== run 1 ==
## cordic_sin_cos
module cordic_sin_cos
(
    input clk,
    input reset_n,
    input i_call,
    input [31:0] i_data,
    output o_done,
    output [31:0] o_cos,
    output [31:0] o_sin
);
cordic_sin_cos_core u_sin_cos (
    .clk     ( clk ),
    .reset_n ( reset_n ),
    .i_call  ( i_call ),
    .i_data  ( i_data ),
    .o_done  ( o_done ),
    .o_cos   ( o_cos ),
    .o_sin   ( o_sin )
);
endmodule
For scale: ~4,500 cells after synthesis, about 170 flip-flops, ~29,000 sq um of cells after synthesis.
Settings: LEC_CHECK=0, ABC_AREA=1, CAP_MARGIN=20, CELL_PAD_IN_SITES_DETAIL_PLACEMENT=0, CORE_MARGIN=2, CORE_UTILIZATION=51, CTS_CLUSTER_SIZE=14, GPL_TIMING_DRIVEN=1, HOLD_SLACK_MARGIN=0.03, PLACE_DENSITY_LB_ADDON=0.11, SETUP_SLACK_MARGIN=4.09, SLEW_MARGIN=20; clock period 15.8 ns.
run.sh (not shown) runs the stock make flow with config.mk's settings and CLKGATE_MAP_FILE=.
Run 1 finished every stage; the final checks, however, were not passed, the failures being negative setup slack.
For run 2, these inputs were changed with respect to run 1:
==> flow/config.mk <==
export PLATFORM = sky130hd
export DESIGN_NAME = cordic_sin_cos
export DESIGN_NICKNAME = cordic_sin_cos
export VERILOG_FILES = /design/flow/design.v
export SDC_FILE = /design/flow/constraint.sdc
export NUM_CORES = 4
export LEC_CHECK = 0
export CAP_MARGIN = 20
export CORE_MARGIN = 2
export CORE_UTILIZATION = 22
export SLEW_MARGIN = 20
==> flow/constraint.sdc <==
create_clock -name core_clock -period 37.0 [get_ports {clk}]
set_input_delay 7.4000 -clock core_clock [delete_from_list [all_inputs] [get_ports {clk}]]
set_output_delay 7.4000 -clock core_clock [all_outputs]
set_load 0.01 [all_outputs]
Notes after the runs:
Run 1 and run 2: one clean run, run 2; the rest did not finish clean. Taking run 2 over run 1, the floorplan row count ratio works out to 1.5. Of run 2 and run 1, it is run 2 that has the lower fraction of met2 tracks used by global routing. Compared with run 1, number of cells on the critical path in run 2 decreased by more than a quarter. Run 2 reports its cell with the biggest individual delay on the critical path as sky130_fd_sc_hd__xnor2_1 while run 1 reports sky130_fd_sc_hd__dlygate4sd2_1.
diff inputs: run 2 => run 3
--- a/flow/config.mk
+++ b/flow/config.mk
@@ -7,5 +7,8 @@
 export LEC_CHECK = 0
+export ABC_AREA = 1
 export CAP_MARGIN = 20
 export CORE_MARGIN = 2
-export CORE_UTILIZATION = 22
+export CORE_UTILIZATION = 58
+export CTS_CLUSTER_DIAMETER = 381
 export SLEW_MARGIN = 20
+export TNS_END_PERCENT = 5
==> flow/constraint.sdc <==
create_clock -name core_clock -period 16.2 [get_ports {clk}]
set_input_delay 3.2400 -clock core_clock [delete_from_list [all_inputs] [get_ports {clk}]]
set_output_delay 3.2400 -clock core_clock [all_outputs]
set_load 0.01 [all_outputs]
Findings:
Diff run 2 and run 3: vias per cell higher in run 3. The more densely filled core belongs to run 3, not run 2. The final report for run 3 shows a completed flow and a layout that fails verification, specifically negative setup slack.
Edits applied to the flow inputs when going from run 3 to run 4:
--- a/flow/config.mk
+++ b/flow/config.mk
@@ -8,7 +8,10 @@
 export ABC_AREA = 1
-export CAP_MARGIN = 20
+export CAP_MARGIN = 40
+export CORE_ASPECT_RATIO = 0.5
 export CORE_MARGIN = 2
-export CORE_UTILIZATION = 58
-export CTS_CLUSTER_DIAMETER = 381
+export CORE_UTILIZATION = 72
+export CTS_CLUSTER_DIAMETER = 400
+export CTS_CLUSTER_SIZE = 98
+export PLACE_DENSITY = 0.43
 export SLEW_MARGIN = 20
-export TNS_END_PERCENT = 5
+export TNS_END_PERCENT = 10
[summary]
[run 4] number of placement rows fell about 37% relative to run 3. Run 4 | ERROR | global routing. Row buffer count from post-CTS setup fixing: run 4 higher / run 3 lower. Side by side, floorplan die area turned out lower in run 4 than in run 3. Run 4 ends up with a die extent in x that is 26% higher than in run 3. Run 4 -> run 3: post-synthesis share of cell area spent on and-or and or-and gates delta 0, exact match.
Here is what was changed in the inputs of run 5 compared with run 4.
==> flow/config.mk <==
export PLATFORM = sky130hd
export DESIGN_NAME = cordic_sin_cos
export DESIGN_NICKNAME = cordic_sin_cos
export VERILOG_FILES = /design/flow/design.v
export SDC_FILE = /design/flow/constraint.sdc
export NUM_CORES = 4
export LEC_CHECK = 0
export CAP_MARGIN = 20
export CORE_MARGIN = 2
export CORE_UTILIZATION = 36
export SLEW_MARGIN = 20
==> flow/constraint.sdc <==
create_clock -name core_clock -period 32.6 [get_ports {clk}]
set_input_delay 6.5200 -clock core_clock [delete_from_list [all_inputs] [get_ports {clk}]]
set_output_delay 6.5200 -clock core_clock [all_outputs]
set_load 0.01 [all_outputs]
--- outcome ---
- Every stage of the flow completed for run 5, and the final layout passed the timing, DRC and antenna checks.
- Looking at area of the core, run 5 sits 99% above run 4.
- Cmp run 5 vs run 4: pre-placement core utilization lower in run 5
- Run 5 has instance count of the mapped netlist below what run 4 had.
- Compared to run 4, run 5 has average cell area after synthesis about 15% higher.
- | die area | run 5 vs run 4 | worse |
- Per the comparison of run 5 with run 4, number of resized instances in the post-cts repair step went down, synthesized chip area reported by yosys lower.
- Per the comparison of run 5 with run 4, post-synth design cell area has decreased; horizontal die size now smaller.
[inputs] run 6 vs run 5
--- a/flow/config.mk
+++ b/flow/config.mk
@@ -9,3 +9,6 @@
 export CORE_MARGIN = 2
-export CORE_UTILIZATION = 36
+export CORE_UTILIZATION = 59
+export CTS_CLUSTER_DIAMETER = 368
+export CTS_CLUSTER_SIZE = 98
+export SETUP_SLACK_MARGIN = -0.62
 export SLEW_MARGIN = 20
==> flow/constraint.sdc <==
create_clock -name core_clock -period 16.5 [get_ports {clk}]
set_input_delay 3.3000 -clock core_clock [delete_from_list [all_inputs] [get_ports {clk}]]
set_output_delay 3.3000 -clock core_clock [all_outputs]
set_load 0.01 [all_outputs]
Findings:
- | run 6 | all stages done | FAIL | negative setup slack |
- Run 5 -> run 6: number of fillers in the final layout decreased by more than half
- The slew at the pin closest to its max-slew limit was comparable across run 5 and run 6.
- Critical path depth in run 6 vs run 5: up about 20%
- Relative to run 5, the met3 routed wirelength of run 6 is higher by 89%.
- In run 6 relative to run 5, final wirelength had gone up by more than 10%.

========
The RTL this note starts from:
==> flow/design.v <==
`timescale 1ns / 1ps
module cordic_sin_cos
(
    input clk,
    input reset_n,
    input i_call,
    input [31:0] i_data,
    output o_done,
    output [31:0] o_cos,
    output [31:0] o_sin
);
cordic_sin_cos_core u_sin_cos (
    .clk     ( clk ),
    .reset_n ( reset_n ),
    .i_call  ( i_call ),
    .i_data  ( i_data ),
    .o_done  ( o_done ),
    .o_cos   ( o_cos ),
    .o_sin   ( o_sin )
);
endmodule
module cordic_sin_cos_core(
    clk,
    reset_n,
    i_call,
    i_data,
    o_done,
    o_cos,
    o_sin
);
     input clk;
     input reset_n;
	 input i_call; 
	 input signed [31:0] i_data;
	 output o_done;
	 output signed [31:0] o_cos;
	 output signed [31:0] o_sin;	 
	 function [31:0] atan;
	    input [3:0] idx;
	    case( idx )
	       4'd0: atan = 32'd2949120;  4'd1: atan = 32'd1740992;  4'd2: atan = 32'd919872;  4'd3: atan = 32'd466944;
	       4'd4: atan = 32'd234368;   4'd5: atan = 32'd117312;   4'd6: atan = 32'd58688;   4'd7: atan = 32'd29312;
	       4'd8: atan = 32'd14656;    4'd9: atan = 32'd7360;     4'd10: atan = 32'd3648;   4'd11: atan = 32'd1856;
	       4'd12: atan = 32'd896;     4'd13: atan = 32'd448;     4'd14: atan = 32'd256;    default: atan = 32'd128;
	    endcase
	 endfunction
	 reg signed [31:0]x,y,tx,ty,deg,rcos,rsin;
	 reg [7:0]i,seg;
	 reg isdone,isnegcos,isnegsin,isswap;
	 always @ ( posedge clk or negedge reset_n )
	 if( !reset_n )
	 begin
	    { x,y,deg,rcos,rsin } <= { 32'd0,32'd0,32'd0,32'd0,32'd0};
		i <= 8'd0;
		{ isdone,isnegcos,isnegsin,isswap } <= { 1'b0,1'b0,1'b0,1'b0 };
	 end
	 else if( i_call )
	 case( i )       
  	    0:
		begin
		   seg = i_data / 90;
		   if( seg == 0 ) 
		   begin 
		   	  deg <= i_data; 
		   	  isnegcos <= 0; 
		   	  isnegsin <= 0; 
		   	  isswap <= 0; 
		   end
		   else if( seg == 1 ) 
		   begin 
		   	  deg <= i_data - 90; 
		   	  isnegcos <= 1; 
		   	  isnegsin <= 0; 
		   	  isswap <= 1; 
		   end
		   else if( seg == 2 ) 
		   begin 
		   	  deg <= i_data - 180; 
		   	  isnegcos <= 1; 
		   	  isnegsin <= 1; 
		   	  isswap <= 0; 
		   end
		   else if( seg == 3 ) 
		   begin 
		   	  deg <= i_data - 270; 
		   	  isnegcos <= 0; 
		   	  isnegsin <= 1; 
		   	  isswap <= 1;  
		   end 
		   i <= i + 1'b1;
	    end		 
		1:
		begin 
		   x <= 32'd39797; 
		   y <= 32'd0; 
		   deg <= deg << 16; 
		   i <= i + 1'b1; 
		end					 
		2,3,4,5,6,7,8,9,10,11,12,13,14,15,16,17:
		if( deg > 0 )
		begin
		   ty = y >>> i-2;
		   tx = x >>> i-2;
		   x <= x - ty;
		   y <= y + tx;
		   deg <= deg - atan(i-2);
		   i <= i + 1'b1;
		end
		else
		begin
		   ty = y >>> i-2;
		   tx = x >>> i-2;
		   x <= x + ty ;
		   y <= y - tx ;
		   deg <= deg + atan(i-2);
		   i <= i + 1'b1;
		end
		18:
		begin 
		   {rcos,rsin} <= isswap ? { y,x } : { x,y }; 
		   i <= i + 1'b1; 
		end			
		19:
		begin 
		   isdone <= 1'b1; 
		   i <= i + 1'b1; 
		end		
		20:
		begin 
		   isdone <= 1'b0; 
		   i <= 8'd0; 
		end		   
	 endcase
	 assign o_done = isdone;
	 assign o_cos = isnegcos ? -(rcos) : rcos;
	 assign o_sin = isnegsin ? -(rsin) : rsin;
endmodule
make LEC_CHECK=0 CAP_MARGIN=20 CELL_PAD_IN_SITES_DETAIL_PLACEMENT=1 CORE_ASPECT_RATIO=1.8 CORE_MARGIN=2 CORE_UTILIZATION=65 CTS_CLUSTER_SIZE=26 GPL_ROUTABILITY_DRIVEN=1 GPL_TIMING_DRIVEN=0 MIN_ROUTING_LAYER=met1 PLACE_DENSITY_LB_ADDON=0.11 SLEW_MARGIN=15 TNS_END_PERCENT=55 finish   # period 30.0 ns
The first run stopped in 3_5_place_dp.
Change:
CELL_PAD_IN_SITES_DETAIL_PLACEMENT = default   (was 1)
CORE_ASPECT_RATIO = default   (was 1.8)
CTS_CLUSTER_DIAMETER = 377   (was default)
CTS_CLUSTER_SIZE = default   (was 26)
GPL_ROUTABILITY_DRIVEN = default   (was 1)
GPL_TIMING_DRIVEN = default   (was 0)
MAX_ROUTING_LAYER = met4   (was default)
MIN_ROUTING_LAYER = default   (was met1)
PLACE_DENSITY_LB_ADDON = default   (was 0.11)
SLEW_MARGIN = 20   (was 15)
TNS_END_PERCENT = default   (was 55)
clock period = 23.3 ns   (was 30.0 ns; I/O delays follow)
This time the run never finished: it broke off in 5_1_grt on ODB-0269.
Synthesized area stays the same.
Die area stays flat.
Synthesized cell count does not change.

========
Starts from the design.v that is shown in full above.
Settings: LEC_CHECK=0, ABC_AREA=1, CAP_MARGIN=20, CORE_MARGIN=2, CORE_UTILIZATION=62, CTS_CLUSTER_DIAMETER=368, CTS_CLUSTER_SIZE=98, PLACE_DENSITY=0.42, SETUP_SLACK_MARGIN=-0.62, SLEW_MARGIN=20; clock period 16.5 ns.
The first run finished but failed the layout checks on negative setup slack.
Rerun with:
Settings changed: CORE_UTILIZATION 62 to 58, CTS_CLUSTER_DIAMETER 368 to 378, CTS_CLUSTER_SIZE 98 to not set, MAX_ROUTING_LAYER set to met4, PLACE_DENSITY 0.42 to not set, SETUP_SLACK_MARGIN -0.62 to not set.
Clock period 16.5 ns to 23.3 ns, I/O delays scaled along.
=> The new run passed the timing, DRC and antenna checks; core utilization is lower by 10 points; design area is lower by 7.2%; non-clock buffer count is lower by 312; global-route usage is lower by 3.4 points; via count is lower by about 5.6%.
Rerun with:
Settings changed: CORE_UTILIZATION 58 to 72, CTS_CLUSTER_DIAMETER 378 to not set, CTS_CLUSTER_SIZE set to 98, MAX_ROUTING_LAYER met4 to not set, PLACE_DENSITY set to 0.43, TNS_END_PERCENT set to 10.
Clock period 23.3 ns to 16.2 ns, I/O delays scaled along.
With this change the flow completed, yet does not pass: negative setup slack.
Clock-buffer cell count shrinks by 2.
Worst setup slack got worse by 7.1 ns.
Die area decreases by 19%.
Wire length goes up by about 30%.
Via count grows by about 22%.

========
Starts from the design.v that is shown in full above.
Settings: LEC_CHECK=0, CAP_MARGIN=20, CORE_MARGIN=2, CORE_UTILIZATION=65, MAX_ROUTING_LAYER=met4, SLEW_MARGIN=20; clock period 23.3 ns.
The starting point died in global routing (5_1_grt).
Edit:
CAP_MARGIN = 0   (was 20)
CORE_ASPECT_RATIO = 0.5   (was default)
CORE_UTILIZATION = 72   (was 65)
MAX_ROUTING_LAYER = default   (was met4)
SETUP_SLACK_MARGIN = -2.0   (was default)
clock period = 30.0 ns   (was 23.3 ns; I/O delays follow)
Result:
- The new run completed and failed the layout checks on setup timing
- die size is lower by 9.3%
- synthesized cell count does not change
- area after synthesis does not change
Edit:
ABC_AREA = 1   (was default)
CORE_ASPECT_RATIO = default   (was 0.5)
CTS_CLUSTER_SIZE = 11   (was default)
PLACE_DENSITY = 0.43   (was default)
SETUP_SLACK_MARGIN = default   (was -2.0)
TNS_END_PERCENT = 10   (was default)
clock period = 16.2 ns   (was 30.0 ns; I/O delays follow)
=> The new run completed, yet does not pass: setup timing. Synthesized area is higher by 0.84%. Setup slack degrades by 5.7 ns. Global-route usage came out higher by 3.4 points. First-iteration DRC count grows by 16%.
Edit:
ABC_AREA = default   (was 1)
CAP_MARGIN = 20   (was 0)
CORE_UTILIZATION = 40   (was 72)
CTS_CLUSTER_SIZE = default   (was 11)
PLACE_DENSITY = default   (was 0.43)
TNS_END_PERCENT = default   (was 10)
clock period = 29.1 ns   (was 16.2 ns; I/O delays follow)
After rerunning:
- With this change the flow finished clean
- clock skew falls by 0.0089 ns
- core utilization falls by 43 points
- count of clock-buffer cells in the layout rises by 4
- synthesized area falls slightly
- via count falls by about a fifth
- hold slack gets better by 0.015 ns

========
RTL: the design.v shown in full above, as it stands there.
clock: 22.8 ns
lec_check: 0
abc_area: 1
cap_margin: 20
cell_pad_in_sites_detail_placement: 0
core_margin: 2
core_utilization: 72
cts_cluster_size: 88
gpl_timing_driven: 1
hold_slack_margin: 0.03
max_routing_layer: met4
place_density_lb_addon: 0.11
setup_slack_margin: 2.21
slew_margin: 20
The first run died in global routing (5_1_grt) on GRT-0232.
Rerun with:
- CORE_UTILIZATION: 72 -> 51
- MAX_ROUTING_LAYER: met4 -> not set
- SETUP_SLACK_MARGIN: 2.21 -> -2.0
- clock period: 22.8 -> 26.4 ns (I/O delays scaled with it)
=>
- With this change the flow passed the timing, DRC and antenna checks
- synthesized area stays the same
- die area grows by 40%
- synthesized cell count stays the same
Rerun with:
- CAP_MARGIN: 20 -> 5
- CORE_UTILIZATION: 51 -> 72
- MAX_ROUTING_LAYER: not set -> met4
- PLACE_DENSITY: not set -> 0.66
- PLACE_DENSITY_LB_ADDON: 0.11 -> not set
- SETUP_SLACK_MARGIN: -2.0 -> -1.21
- clock period: 26.4 -> 20.1 ns (I/O delays scaled with it)
The new run died in global routing (5_1_grt).
Synthesized cell count is unchanged.
Die area came out lower by 29%.
Area after synthesis does not change.

========
// cordic_sin_cos: RTL as listed in full above, without the edits since
export LEC_CHECK = 0
export ABC_AREA = 1
export CAP_MARGIN = 20
export CELL_PAD_IN_SITES_DETAIL_PLACEMENT = 0
export CORE_MARGIN = 2
export CORE_UTILIZATION = 70
export CTS_CLUSTER_SIZE = 88
export GPL_TIMING_DRIVEN = 1
export HOLD_SLACK_MARGIN = 0.03
export MAX_ROUTING_LAYER = met4
export PLACE_DENSITY_LB_ADDON = 0.11
export SETUP_SLACK_MARGIN = -1.21
export SLEW_MARGIN = 20
create_clock -name core_clock -period 20.1 [get_ports {clk}]
The starting point completed and failed the layout checks on setup timing.
Next try:
--- a/flow/config.mk
+++ b/flow/config.mk
@@ -10,10 +10,9 @@
 export CELL_PAD_IN_SITES_DETAIL_PLACEMENT = 0
 export CORE_MARGIN = 2
-export CORE_UTILIZATION = 70
+export CORE_UTILIZATION = 58
 export CTS_CLUSTER_SIZE = 88
 export GPL_TIMING_DRIVEN = 1
 export HOLD_SLACK_MARGIN = 0.03
-export MAX_ROUTING_LAYER = met4
 export PLACE_DENSITY_LB_ADDON = 0.11
-export SETUP_SLACK_MARGIN = -1.21
+export SETUP_SLACK_MARGIN = -1.25
 export SLEW_MARGIN = 20
==> flow/constraint.sdc (replaced) <==
create_clock -name core_clock -period 17.5 [get_ports {clk}]
set_input_delay 3.5000 -clock core_clock [delete_from_list [all_inputs] [get_ports {clk}]]
set_output_delay 3.5000 -clock core_clock [all_outputs]
set_load 0.01 [all_outputs]
What happened: The changed run finished but failed the layout checks on setup timing. Wire length shrinks by 9.0%. Setup slack degrades by 0.62 ns. Cell count grows by 4.0%. Count of clock-buffer cells in the layout grows by 2.
Next try:
--- a/flow/config.mk
+++ b/flow/config.mk
@@ -10,9 +10,8 @@
 export CELL_PAD_IN_SITES_DETAIL_PLACEMENT = 0
 export CORE_MARGIN = 2
-export CORE_UTILIZATION = 58
-export CTS_CLUSTER_SIZE = 88
+export CORE_UTILIZATION = 70
+export CTS_CLUSTER_SIZE = 14
 export GPL_TIMING_DRIVEN = 1
 export HOLD_SLACK_MARGIN = 0.03
-export PLACE_DENSITY_LB_ADDON = 0.11
-export SETUP_SLACK_MARGIN = -1.25
+export SETUP_SLACK_MARGIN = 0.83
 export SLEW_MARGIN = 20
==> flow/constraint.sdc (replaced) <==
create_clock -name core_clock -period 15.8 [get_ports {clk}]
set_input_delay 3.1600 -clock core_clock [delete_from_list [all_inputs] [get_ports {clk}]]
set_output_delay 3.1600 -clock core_clock [all_outputs]
set_load 0.01 [all_outputs]
This time the run never finished: it broke off in 5_1_grt on GRT-0232. Synthesized cell count does not change. Synthesized area does not change. Die area drops by about a fifth.
Next try:
--- a/flow/config.mk
+++ b/flow/config.mk
@@ -10,8 +10,9 @@
 export CELL_PAD_IN_SITES_DETAIL_PLACEMENT = 0
 export CORE_MARGIN = 2
-export CORE_UTILIZATION = 70
+export CORE_UTILIZATION = 72
 export CTS_CLUSTER_SIZE = 14
 export GPL_TIMING_DRIVEN = 1
-export HOLD_SLACK_MARGIN = 0.03
-export SETUP_SLACK_MARGIN = 0.83
+export HOLD_SLACK_MARGIN = 0.3
+export PLACE_DENSITY_LB_ADDON = 0.11
+export SETUP_SLACK_MARGIN = 0.45
 export SLEW_MARGIN = 20
Outcome: The new run ended with an error in 5_1_grt with GRT-0116; area after synthesis is unchanged; synthesized cell count does not change; die size came out lower by 2.7%.
